## red
==> flow/design.v (excerpt) <==
module cordic_pipeline(clk, x0, y0, z0, out_x, out_y, out_z);
make LEC_CHECK=0 CAP_MARGIN=20 CORE_MARGIN=2 CORE_UTILIZATION=23 SLEW_MARGIN=20 finish   # period 3.82 ns
run.sh (not shown) runs the stock make flow with config.mk's settings and CLKGATE_MAP_FILE=.
Input changes introduced in blue (baseline for comparison: red):
- SETUP_SLACK_MARGIN now 0.39, previously not set
- CELL_PAD_IN_SITES_GLOBAL_PLACEMENT now 2, previously not set
- CORE_UTILIZATION now 31, was 23
- CTS_CLUSTER_DIAMETER now 184, previously not set
- GPL_ROUTABILITY_DRIVEN now 0, previously not set
- CORE_MARGIN now 9, was 2
- PLACE_DENSITY_LB_ADDON now 0.17, previously not set
- the clock period (ns, I/O delays scaled along) now 4.0, was 3.82
==> results <==
[compare] base=red new=blue: synthesized cell count flat; global-route met2 utilization up 8.0 points; cell area after layout flat. Relative to red, the global-route wire length before repair of blue is higher by about 20%. Between blue and red, the hold slack figures differ only marginally. Reported for red and blue, setup TNS after final layout turned out identical to the last digit.


run A:
Starting RTL as in the previous note.
make LEC_CHECK=0 CAP_MARGIN=20 CORE_MARGIN=2 CORE_UTILIZATION=40 GPL_ROUTABILITY_DRIVEN=0 SLEW_MARGIN=20 TNS_END_PERCENT=5 finish   # period 4.0 ns
Run A was carried through to the last stage, and its layout satisfied the timing, DRC and antenna checks.
Input changes introduced in run B (baseline for comparison: run A):
diff --git a/flow/config.mk b/flow/config.mk
--- a/flow/config.mk
+++ b/flow/config.mk
@@ -6,8 +6,10 @@
 export NUM_CORES = 4
 export LEC_CHECK = 0
+export ABC_AREA = 0
 export CAP_MARGIN = 20
 export CORE_MARGIN = 2
-export CORE_UTILIZATION = 40
-export GPL_ROUTABILITY_DRIVEN = 0
+export CORE_UTILIZATION = 72
+export CTS_CLUSTER_DIAMETER = 400
+export CTS_CLUSTER_SIZE = 100
+export PLACE_DENSITY = 0.8
 export SLEW_MARGIN = 20
-export TNS_END_PERCENT = 5
==> flow/constraint.sdc <==
create_clock -name core_clock -period 2.62 [get_ports {clk}]
set_input_delay 0.5240 -clock core_clock [delete_from_list [all_inputs] [get_ports {clk}]]
set_output_delay 0.5240 -clock core_clock [all_outputs]
set_load 0.01 [all_outputs]
==> results <==
- Run B: it failed during global routing, and the tool reported DPL-0038.
- Taking run A as the reference, in run B total core area went down 49000 um^2, TritonCTS buffer count fell 57, overall die height went down 25%.
- Die: run B smaller than run A
- Summary of run B over run A: depth of the CTS H-tree down 2, post-detailed-placement half-perimeter wirelength saw an increase, total instance count after detailed placement shows an increase of 71, effective utilization at floorplan climbed 32 points.
Here is what was changed in the inputs of run C compared with run B.
==> flow/config.mk <==
export PLATFORM = sky130hd
export DESIGN_NAME = cordic_pipeline
export DESIGN_NICKNAME = cordic_pipeline
export VERILOG_FILES = /design/flow/design.v
export SDC_FILE = /design/flow/constraint.sdc
export NUM_CORES = 4
export LEC_CHECK = 0
export CAP_MARGIN = 20
export CORE_MARGIN = 2
export CORE_UTILIZATION = 60
export SLEW_MARGIN = 20
==> flow/constraint.sdc <==
create_clock -name core_clock -period 2.16 [get_ports {clk}]
set_input_delay 0.4320 -clock core_clock [delete_from_list [all_inputs] [get_ports {clk}]]
set_output_delay 0.4320 -clock core_clock [all_outputs]
set_load 0.01 [all_outputs]
Results
Every stage of run C finished as expected; the final checks, on the other hand, flagged setup timing, which means the layout fails. Number of clock buffers inserted by TritonCTS (higher): run C. The run showing the smaller overall die width is run B. From run C to run B, compound-cell area share of the yosys netlist did not move at all.
Edits applied to the flow inputs when going from run C to run D:
diff --git a/flow/config.mk b/flow/config.mk
--- a/flow/config.mk
+++ b/flow/config.mk
@@ -8,4 +8,4 @@
 export CAP_MARGIN = 20
 export CORE_MARGIN = 2
-export CORE_UTILIZATION = 60
+export CORE_UTILIZATION = 40
 export SLEW_MARGIN = 20
==> flow/constraint.sdc <==
create_clock -name core_clock -period 4.0 [get_ports {clk}]
set_input_delay 0.8000 -clock core_clock [delete_from_list [all_inputs] [get_ports {clk}]]
set_output_delay 0.8000 -clock core_clock [all_outputs]
set_load 0.01 [all_outputs]
### Flow results
- Having completed the whole flow, run D delivered a layout that passed the timing, DRC and antenna checks.
- Run D ended up with a lower met1 usage than run C did.
- Routed wire length down 47000 um in run D wrt run C
- Cells: run D has fewer instances than run C
- Worst-case setup margin in the final layout: run D > run C
- Run D ended up with sky130_fd_sc_hd__clkdlybuf4s50_1 as its standard cell with the maximum stage delay on the critical path; run C ended up with sky130_fd_sc_hd__fa_1.
- Tapcell count in run D is 529 above run C.
What run E does differently from run D at the input level:
diff --git a/flow/config.mk b/flow/config.mk
--- a/flow/config.mk
+++ b/flow/config.mk
@@ -7,5 +7,10 @@
 export LEC_CHECK = 0
 export CAP_MARGIN = 20
+export CORE_ASPECT_RATIO = 0.5
 export CORE_MARGIN = 2
-export CORE_UTILIZATION = 40
+export CORE_UTILIZATION = 69
+export CTS_CLUSTER_DIAMETER = 370
+export CTS_CLUSTER_SIZE = 49
+export PLACE_DENSITY_LB_ADDON = 0.0
+export SETUP_SLACK_MARGIN = 0.63
 export SLEW_MARGIN = 20
==> flow/constraint.sdc <==
create_clock -name core_clock -period 2.16 [get_ports {clk}]
set_input_delay 0.4320 -clock core_clock [delete_from_list [all_inputs] [get_ports {clk}]]
set_output_delay 0.4320 -clock core_clock [all_outputs]
set_load 0.01 [all_outputs]
==> results <==
Status: run E FAILED at clock tree synthesis (tool error). Measured against each other, run D and run E differ in routability congestion estimate from global placement, the higher figure coming from run E. Cmp run D and run E / width of the chip / higher: run E. In run E relative to run D, area of the die had gone down by more than a quarter.
diff inputs: run E => run F
==> flow/config.mk <==
export PLATFORM = sky130hd
export DESIGN_NAME = cordic_pipeline
export DESIGN_NICKNAME = cordic_pipeline
export VERILOG_FILES = /design/flow/design.v
export SDC_FILE = /design/flow/constraint.sdc
export NUM_CORES = 4
export LEC_CHECK = 0
export CAP_MARGIN = 20
export CORE_MARGIN = 2
export CORE_UTILIZATION = 40
export SLEW_MARGIN = 20
==> flow/constraint.sdc <==
create_clock -name core_clock -period 3.82 [get_ports {clk}]
set_input_delay 0.7640 -clock core_clock [delete_from_list [all_inputs] [get_ports {clk}]]
set_output_delay 0.7640 -clock core_clock [all_outputs]
set_load 0.01 [all_outputs]
### Flow results
Of run E and run F, the run reporting the higher instance area after placement was run E. Run F against run E: die area +71%; width of the die saw a decrease; die extent in y went up 150 um; pre-placement core utilization dropped 30 points. Compare run E and run F | number of rows created at floorplan higher: run F. The flow did not stop early for run F: all stages ran, and the layout cleared the timing, DRC and antenna checks.
